Design vedic_multiplier_32x32_pipelined, start of the top module:
module vedic_multiplier_32x32_pipelined(
    input clk,
    input [31:0] a, b,
    output reg [63:0] result_32x32
);
    wire [31:0] q0, q1, q2, q3;
    reg [31:0] q0_reg, q1_reg, q2_reg, q3_reg;
    reg [31:0] w1_reg;
    reg [47:0] w2, w3, w4_reg, w5_reg, w6_reg;
    reg [15:0] lo_d1, lo_d2, lo_d3;
    vedic_multiplier_16x16 v16_0(.a(a[15:0]), .b(b[15:0]), .result_16x16(q0));
    vedic_multiplier_16x16 v16_1(.a(a[15:0]), .b(b[31:16]), .result_16x16(q1));
    vedic_multiplier_16x16 v16_2(.a(a[31:16]), .b(b[15:0]), .result_16x16(q2));
    vedic_multiplier_16x16 v16_3(.a(a[31:16]), .b(b[31:16]), .result_16x16(q3));
    always @(posedge clk) begin
        q0_reg <= q0;
        q1_reg <= q1;
        q2_reg <= q2;
        q3_reg <= q3;
    end
    always @(posedge clk) begin
        w1_reg <= {16'b0, q0_reg[31:16]} + q1_reg;
    end
    always @(posedge clk) begin
        w2 <= {16'b0, q2_reg};
        w3 <= {q3_reg, 16'b0};
        w4_reg <= w2 + w3;
    end
    always @(posedge clk) begin
        w5_reg <= {16'b0, w1_reg};
        w6_reg <= w4_reg + w5_reg;
    end
    always @(posedge clk) begin
        lo_d1 <= q0_reg[15:0];
        lo_d2 <= lo_d1;
        lo_d3 <= lo_d2;
    end
	 always @(posedge clk) begin
	     result_32x32[63:16] <= w6_reg;
  ...
Settings: LEC_CHECK=0, CAP_MARGIN=40, CORE_MARGIN=2, CORE_UTILIZATION=72, CTS_CLUSTER_SIZE=42, HOLD_SLACK_MARGIN=0.27, PLACE_DENSITY_LB_ADDON=0.01, SETUP_SLACK_MARGIN=2.65, SLEW_MARGIN=20; clock period 8.97 ns.
run.sh (not shown) runs the stock make flow with config.mk's settings and CLKGATE_MAP_FILE=.
The starting point reached the layout checks and failed them: setup timing.
Rerun with:
CAP_MARGIN = 20   (was 40)
CORE_UTILIZATION = 66   (was 72)
CTS_CLUSTER_SIZE = not set   (was 42)
HOLD_SLACK_MARGIN = not set   (was 0.27)
MAX_ROUTING_LAYER = met4   (was not set)
PLACE_DENSITY_LB_ADDON = not set   (was 0.01)
SETUP_SLACK_MARGIN = not set   (was 2.65)
clock period = 9.63 ns   (was 8.97 ns; I/O delays follow)
The new run reached the layout checks and failed them: setup timing.
Setup slack gains 2.0 ns.
Non-clock buffer count decreases by 97.
Wire length decreases by a quarter to a third.
First-iteration DRC count decreases by well over a third.
Count of clock-buffer cells in the layout decreases by 2.
Die size increases by a little under a tenth.
Final area decreases by a few percent.
Rerun with:
CORE_UTILIZATION = 25   (was 66)
MAX_ROUTING_LAYER = not set   (was met4)
clock period = 14.8 ns   (was 9.63 ns; I/O delays follow)
This time the run completed without violations.
Worst hold slack gains 0.044 ns.
Global-route usage shrinks by 21 points.
Cell area shrinks by 8.5%.
Core utilization shrinks by 53 points.
Routed wire length shrinks by 6.5%.
Setup slack gains 2.3 ns.
Non-clock buffer count shrinks by 743.
Final cell count grows by 15%.
Synthesized area stays the same.
Sequential share of layout area grows by 1.1 points.


vedic_multiplier_32x32_pipelined again, from the RTL that the note above started with.
make LEC_CHECK=0 CAP_MARGIN=40 CORE_MARGIN=2 CORE_UTILIZATION=72 CTS_CLUSTER_SIZE=42 HOLD_SLACK_MARGIN=0.27 PLACE_DENSITY_LB_ADDON=0.01 SETUP_SLACK_MARGIN=1.01 SLEW_MARGIN=20 finish   # period 9.32 ns
The first run completed and failed the layout checks on negative setup slack.
==> next run, changes <==
- CAP_MARGIN: 40 -> 15
- CORE_UTILIZATION: 72 -> 71
- CTS_CLUSTER_SIZE: 42 -> unset
- HOLD_SLACK_MARGIN: 0.27 -> unset
- PLACE_DENSITY_LB_ADDON: 0.01 -> unset
- SETUP_SLACK_MARGIN: 1.01 -> 1.53
- clock period: 9.32 -> 6.24 ns (I/O delays scaled with it)
After rerunning: With this change the flow finished but fails on antenna violations, negative setup slack; worst setup slack is worse by 2.3 ns; sequential cell count is unchanged; clock-buffer cell count rises by 1; area after synthesis does not change; via count came out lower slightly; worst hold slack gets better by 0.024 ns; design area climbs slightly; global-route usage falls by 0.63 points.
==> next run, changes <==
- CAP_MARGIN: 15 -> 20
- CORE_UTILIZATION: 71 -> 72
- CTS_CLUSTER_SIZE: unset -> 42
- PLACE_DENSITY_LB_ADDON: unset -> 0.01
- SETUP_SLACK_MARGIN: 1.53 -> 1.01
- clock period: 6.24 -> 9.32 ns (I/O delays scaled with it)
Now the flow ran to the end with violations: negative setup slack.
Clock-buffer cell count falls by 1.
Non-clock buffer count drops by 172.
Design area fell by about 1.4%.
Worst setup slack is better by 2.3 ns.
==> next run, changes <==
- CORE_UTILIZATION: 72 -> 60
- CTS_CLUSTER_SIZE: 42 -> unset
- PLACE_DENSITY_LB_ADDON: 0.01 -> unset
- SETUP_SLACK_MARGIN: 1.01 -> unset
- clock period: 9.32 -> 11.2 ns (I/O delays scaled with it)
=> The new run went through all stages and came out clean. Final area is lower by about 8%. Flip-flop count stays the same. Critical path depth is lower by 6. Utilization is lower by 21 points. Register-to-register slack gets better by 2.1 ns. Area after synthesis does not change. Global-route usage is lower by 12 points. Synthesized cell count stays the same. Clock skew is lower by 0.023 ns.


The RTL this note starts from:
==> flow/design.v <==
module half_adder(a, b, sum, carry);
	input a, b;
	output sum, carry;
	assign sum = a^b;
	assign carry = a&b;
endmodule
module add4b(a,b,sum);
	input [3:0] a,b;
	output [3:0] sum;
	wire [3:0] sum;
	assign sum = a + b;
endmodule
module add6b(a, b, sum);
	input [5:0] a,b;
	output [5:0] sum;
	wire [5:0] sum;
	assign sum = a + b;
endmodule
module add8b(a,b,sum);
	input [7:0] a,b;
	output [7:0] sum;
	wire [7:0] sum;
	assign sum = a + b;
endmodule
module add12b(a,b,sum);
	input [11:0] a,b;
	output [11:0] sum;
	wire [11:0] sum;
	assign sum = a + b;
endmodule
module add16b(a,b,sum);
	input [15:0] a,b;
	output [15:0] sum;
	wire [15:0] sum;
	assign sum = a + b;
endmodule
module add24b(a,b,sum);
	input [23:0] a,b;
	output [23:0] sum;
	wire [23:0] sum;
	assign sum = a + b;
endmodule
module add32b(a,b,sum);
	input [31:0] a,b;
	output [31:0] sum;
	wire [31:0] sum;
	assign sum = a + b;
endmodule
module add48b (
    input [47:0] a,
    input [47:0] b,
    output [47:0] sum
);
    assign sum = a + b;
endmodule
module vedic_multiplier_2x2(a, b, result_2x2);
	input[1:0] a, b;
	output[3:0] result_2x2;
	wire[3:0] temp;
	assign result_2x2[0] = a[0] & b[0];
	assign temp[0] = a[0] & b[1];
	assign temp[1] = a[1] & b[0];
	assign temp[2] = a[1] & b[1];
	half_adder h1(temp[0], temp[1], result_2x2[1], temp[3]);
	half_adder h2(temp[2], temp[3], result_2x2[2], result_2x2[3]);
endmodule
module vedic_multiplier_4x4(a, b, result_4x4);
	input[3:0] a, b;
	output[7:0] result_4x4;
	wire[3:0] q0, q1, q2, q3, w0, w1;
	wire[5:0] w2, w3, w4, w5, w6;
	vedic_multiplier_2x2 v2_0(a[1:0], b[1:0], q0[3:0]);
	vedic_multiplier_2x2 v2_1(a[1:0], b[3:2], q1[3:0]);
	vedic_multiplier_2x2 v2_2(a[3:2], b[1:0], q2[3:0]);
	vedic_multiplier_2x2 v2_3(a[3:2], b[3:2], q3[3:0]);
	assign w0[3:0] = {2'b0, q0[3:2]};
	add4b a4_0(w0[3:0], q1[3:0], w1[3:0]);
	assign w2 = {2'b0, q2[3:0]};
	assign w3 = {q3[3:0], 2'b0};
	add6b a6_0(w2, w3, w4);
	assign w5 = {2'b0, w1[3:0]};
	add6b a6_1(w4, w5, w6);
	assign result_4x4[7:2] = w6[5:0];
	assign result_4x4[1:0] = q0[1:0];
endmodule
module vedic_multiplier_8x8(a, b, result_8x8);
	input[7:0] a, b;
	output[15:0] result_8x8;
	wire[15:0] q0, q1, q2, q3;
	wire[7:0] w0, w1;
	wire[11:0] w2, w3, w4, w5, w6;
	vedic_multiplier_4x4 v4_0(a[3:0], b[3:0], q0[15:0]);
	vedic_multiplier_4x4 v4_1(a[3:0], b[7:4], q1[15:0]);
	vedic_multiplier_4x4 v4_2(a[7:4], b[3:0], q2[15:0]);
	vedic_multiplier_4x4 v4_3(a[7:4], b[7:4], q3[15:0]);
   assign w0[7:0] = {4'b0, q0[7:4]};
	add8b a8_0(w0, q1, w1);
	assign w2 = {4'b0, q2[7:0]};
	assign w3 = {q3[7:0], 4'b0};
	add12b a12_0(w2, w3, w4);
	assign w5 = {4'b0, w1[7:0]};
	add12b a12_1(w4, w5, w6);
	assign result_8x8[15:4] = w6[11:0];
	assign result_8x8[3:0] = q0[3:0];
endmodule
module vedic_multiplier_16x16(a, b, result_16x16);
	input[15:0] a, b;
	output[31:0] result_16x16;
	wire[15:0] q0, q1, q2, q3;
	wire[15:0] w0, w1;
	wire[23:0] w2, w3, w4, w5, w6;
	vedic_multiplier_8x8 v8_0(a[7:0], b[7:0], q0[15:0]);
	vedic_multiplier_8x8 v8_1(a[7:0], b[15:8], q1[15:0]);
	vedic_multiplier_8x8 v8_2(a[15:8], b[7:0], q2[15:0]);
	vedic_multiplier_8x8 v8_3(a[15:8], b[15:8], q3[15:0]);
   assign w0[15:0] = {8'b0, q0[15:8]};
	add16b a16_0(w0, q1, w1);
	assign w2 = {8'b0, q2[15:0]};
	assign w3 = {q3[15:0], 8'b0};
	add24b a24_0(w2, w3, w4);
	assign w5 = {8'b0, w1[15:0]};
	add24b a24_1(w4, w5, w6);
	assign result_16x16[31:8] = w6[23:0];
	assign result_16x16[7:0] = q0[7:0];
endmodule
module vedic_multiplier_32x32_pipelined(
    input clk,
    input [31:0] a, b,
    output reg [63:0] result_32x32
);
    wire [31:0] q0, q1, q2, q3;
    reg [31:0] q0_reg, q1_reg, q2_reg, q3_reg;
    reg [31:0] w1_reg;
    reg [47:0] w2, w3, w4_reg, w5_reg, w6_reg;
    reg [15:0] lo_d1, lo_d2, lo_d3;
    vedic_multiplier_16x16 v16_0(.a(a[15:0]), .b(b[15:0]), .result_16x16(q0));
    vedic_multiplier_16x16 v16_1(.a(a[15:0]), .b(b[31:16]), .result_16x16(q1));
    vedic_multiplier_16x16 v16_2(.a(a[31:16]), .b(b[15:0]), .result_16x16(q2));
    vedic_multiplier_16x16 v16_3(.a(a[31:16]), .b(b[31:16]), .result_16x16(q3));
    always @(posedge clk) begin
        q0_reg <= q0;
        q1_reg <= q1;
        q2_reg <= q2;
        q3_reg <= q3;
    end
    always @(posedge clk) begin
        w1_reg <= {16'b0, q0_reg[31:16]} + q1_reg;
    end
    always @(posedge clk) begin
        w2 <= {16'b0, q2_reg};
        w3 <= {q3_reg, 16'b0};
        w4_reg <= w2 + w3;
    end
    always @(posedge clk) begin
        w5_reg <= {16'b0, w1_reg};
        w6_reg <= w4_reg + w5_reg;
    end
    always @(posedge clk) begin
        lo_d1 <= q0_reg[15:0];
        lo_d2 <= lo_d1;
        lo_d3 <= lo_d2;
    end
	 always @(posedge clk) begin
	     result_32x32[63:16] <= w6_reg;
        result_32x32[15:0] <= lo_d3;
	 end 
endmodule
export LEC_CHECK = 0
export CAP_MARGIN = 30
export CELL_PAD_IN_SITES_GLOBAL_PLACEMENT = 1
export CORE_ASPECT_RATIO = 1.04
export CORE_MARGIN = 2
export CORE_UTILIZATION = 31
export GPL_ROUTABILITY_DRIVEN = 0
export GPL_TIMING_DRIVEN = 1
export SETUP_SLACK_MARGIN = 1.08
export SLEW_MARGIN = 0
export TNS_END_PERCENT = 65
create_clock -name core_clock -period 8.47 [get_ports {clk}]
The baseline completed, yet does not pass: negative setup slack.
Edit:
- CAP_MARGIN: 30 -> 20
- CELL_PAD_IN_SITES_GLOBAL_PLACEMENT: 1 -> default
- CORE_ASPECT_RATIO: 1.04 -> default
- CORE_UTILIZATION: 31 -> 71
- GPL_ROUTABILITY_DRIVEN: 0 -> default
- GPL_TIMING_DRIVEN: 1 -> default
- SETUP_SLACK_MARGIN: 1.08 -> -0.04
- SLEW_MARGIN: 0 -> 20
- TNS_END_PERCENT: 65 -> default
- clock period: 8.47 -> 9.57 ns (I/O delays scaled with it)
What happened: The changed run finished but failed the layout checks on negative setup slack; final area went down by 5.6%; routed wire length rose by 3.2%; worst setup slack is better by 0.66 ns; synthesized area does not change; worst hold slack gets worse by 0.0034 ns.


== red ==
Starts from the design.v that is shown in full above.
export LEC_CHECK = 0
export CAP_MARGIN = 20
export CELL_PAD_IN_SITES_DETAIL_PLACEMENT = 0
export CORE_MARGIN = 2
export CORE_UTILIZATION = 60
export GPL_ROUTABILITY_DRIVEN = 1
export HOLD_SLACK_MARGIN = -0.08
export PLACE_DENSITY_LB_ADDON = 0.29
export SLEW_MARGIN = 20
create_clock -name core_clock -period 10.2 [get_ports {clk}]
What the final checks of red revealed, after a flow that finished every stage, was a layout that fails on setup timing.
diff inputs: red => blue
Settings: HOLD_SLACK_MARGIN: -0.08 -> unset; PLACE_DENSITY_LB_ADDON: 0.29 -> unset; CELL_PAD_IN_SITES_DETAIL_PLACEMENT: 0 -> unset; CAP_MARGIN: 20 -> 15; GPL_ROUTABILITY_DRIVEN: 1 -> unset; MAX_ROUTING_LAYER: unset -> met4; CORE_UTILIZATION: 60 -> 71; the clock period (ns, I/O delays scaled along): 10.2 -> 9.63.
[summary]
Ran to the end and failed final checks on setup timing: blue. Going from red to blue, count of boundary I/O pins essentially unchanged; final net count increased by 0.88% relative to the old numbers. ~same worst hold slack across all endpoints in blue and red. Lower total number of vias goes to red over blue.
Inputs modified between blue and green:
Settings: CTS_CLUSTER_SIZE newly set to 41; the clock period (ns, I/O delays scaled along) changed from 9.63 to 9.32.
- green: flow complete, layout not clean; failing: setup timing
- Re number of buffers added for setup after CTS: green and blue aren't equal, and the higher value belongs to blue.
- green ended with more global-route met3 utilization than blue.
- Taking blue as the reference, in green synthesis-to-layout area growth saw an increase; number of cells in the finished layout apart from fillers saw an increase; clock network contribution to total cell area saw little to no change.
- Diff blue -> green | length in cells of the worst reg-to-reg path | increase of 1
--- input diff green..orange ---
Settings: changing CAP_MARGIN from 15 to 20; changing CORE_UTILIZATION from 71 to 40; removing MAX_ROUTING_LAYER (formerly met4); removing CTS_CLUSTER_SIZE (formerly 41); changing the clock period (ns, I/O delays scaled along) from 9.32 to 11.2.
Findings:
orange was carried through to the last stage, and its layout satisfied the timing, design-rule and antenna checks. The lower smallest hold slack of orange and green is in green. Changes observed in orange relative to green: wire length reported by the detailed router decreased 20%; layout buffering overhead excluding clock cells decreased 3.0 points. The global placer's final weighted congestion in green is 1.13 times that in orange. Compared to green, orange shows a wider setup margin. Delta(post-CTS resize count, orange - green) < 0. On post-placement setup slack, green loses to orange.


RTL: the design.v shown in full above, as it stands there.
clock: 9.32 ns
lec_check: 0
cap_margin: 40
core_margin: 2
core_utilization: 72
cts_cluster_size: 42
hold_slack_margin: 0.27
place_density_lb_addon: 0.01
setup_slack_margin: 2.65
slew_margin: 20
The first run ran to the end with violations: setup timing.
Change:
Settings changed: CAP_MARGIN 40 to 20, CORE_UTILIZATION 72 to 57, CTS_CLUSTER_SIZE 42 to unset, HOLD_SLACK_MARGIN 0.27 to unset, PLACE_DENSITY_LB_ADDON 0.01 to unset, SETUP_SLACK_MARGIN 2.65 to 1.63.
Clock period 9.32 ns to 7.95 ns, I/O delays scaled along.
After rerunning: The changed run completed and failed the layout checks on setup timing. Final area came out higher slightly. Count of clock-buffer cells in the layout came out higher by 9. Clock skew came out lower by 17 ps. Synthesized cell count is unchanged. Final cell count came out higher by a few percent.
Change:
Settings changed: CAP_MARGIN 20 to 15, CORE_UTILIZATION 57 to 71, HOLD_SLACK_MARGIN set to 0.29, MAX_ROUTING_LAYER set to met4, SETUP_SLACK_MARGIN 1.63 to -0.46.
Clock period 7.95 ns to 9.63 ns, I/O delays scaled along.
The changed run reached the layout checks and failed them: setup timing.
Clock skew falls by 12 ps.
Setup slack improved by 1300 ps.
Synthesized area does not change.
Wire length rises by 4.3%.
Hold slack improved by 5.6 ps.
Non-clock buffer count falls by 248.
Sequential share of layout area rises by 0.74 points.
Global-route usage rises by 8.8 points.
Via count rises by 2.8%.
Change:
Settings changed: CAP_MARGIN 15 to 30, CORE_UTILIZATION 71 to 40, GPL_ROUTABILITY_DRIVEN set to 0, HOLD_SLACK_MARGIN 0.29 to unset, MAX_ROUTING_LAYER met4 to unset, SETUP_SLACK_MARGIN -0.46 to unset.
Clock period 9.63 ns to 8.47 ns, I/O delays scaled along.
Outcome: The changed run finished but failed the layout checks on setup timing; non-clock buffer count rose by 218; wire length came out lower by 3.8%; critical path depth is unchanged; flip-flop count does not change; core utilization falls by 34 points; worst hold slack hardly moves; clock-buffer cell count rose by 3.
Change:
Settings changed: ABC_AREA set to 1, CAP_MARGIN 30 to 20, CORE_UTILIZATION 40 to 34, GPL_TIMING_DRIVEN set to 0, HOLD_SLACK_MARGIN set to 0.03.
Clock period 8.47 ns to 8.14 ns, I/O delays scaled along.
What happened: The changed run finished with setup timing left; via count rises by 19%; die size rises by 26%; flip-flop count does not change; worst setup slack improved by 130 ps.
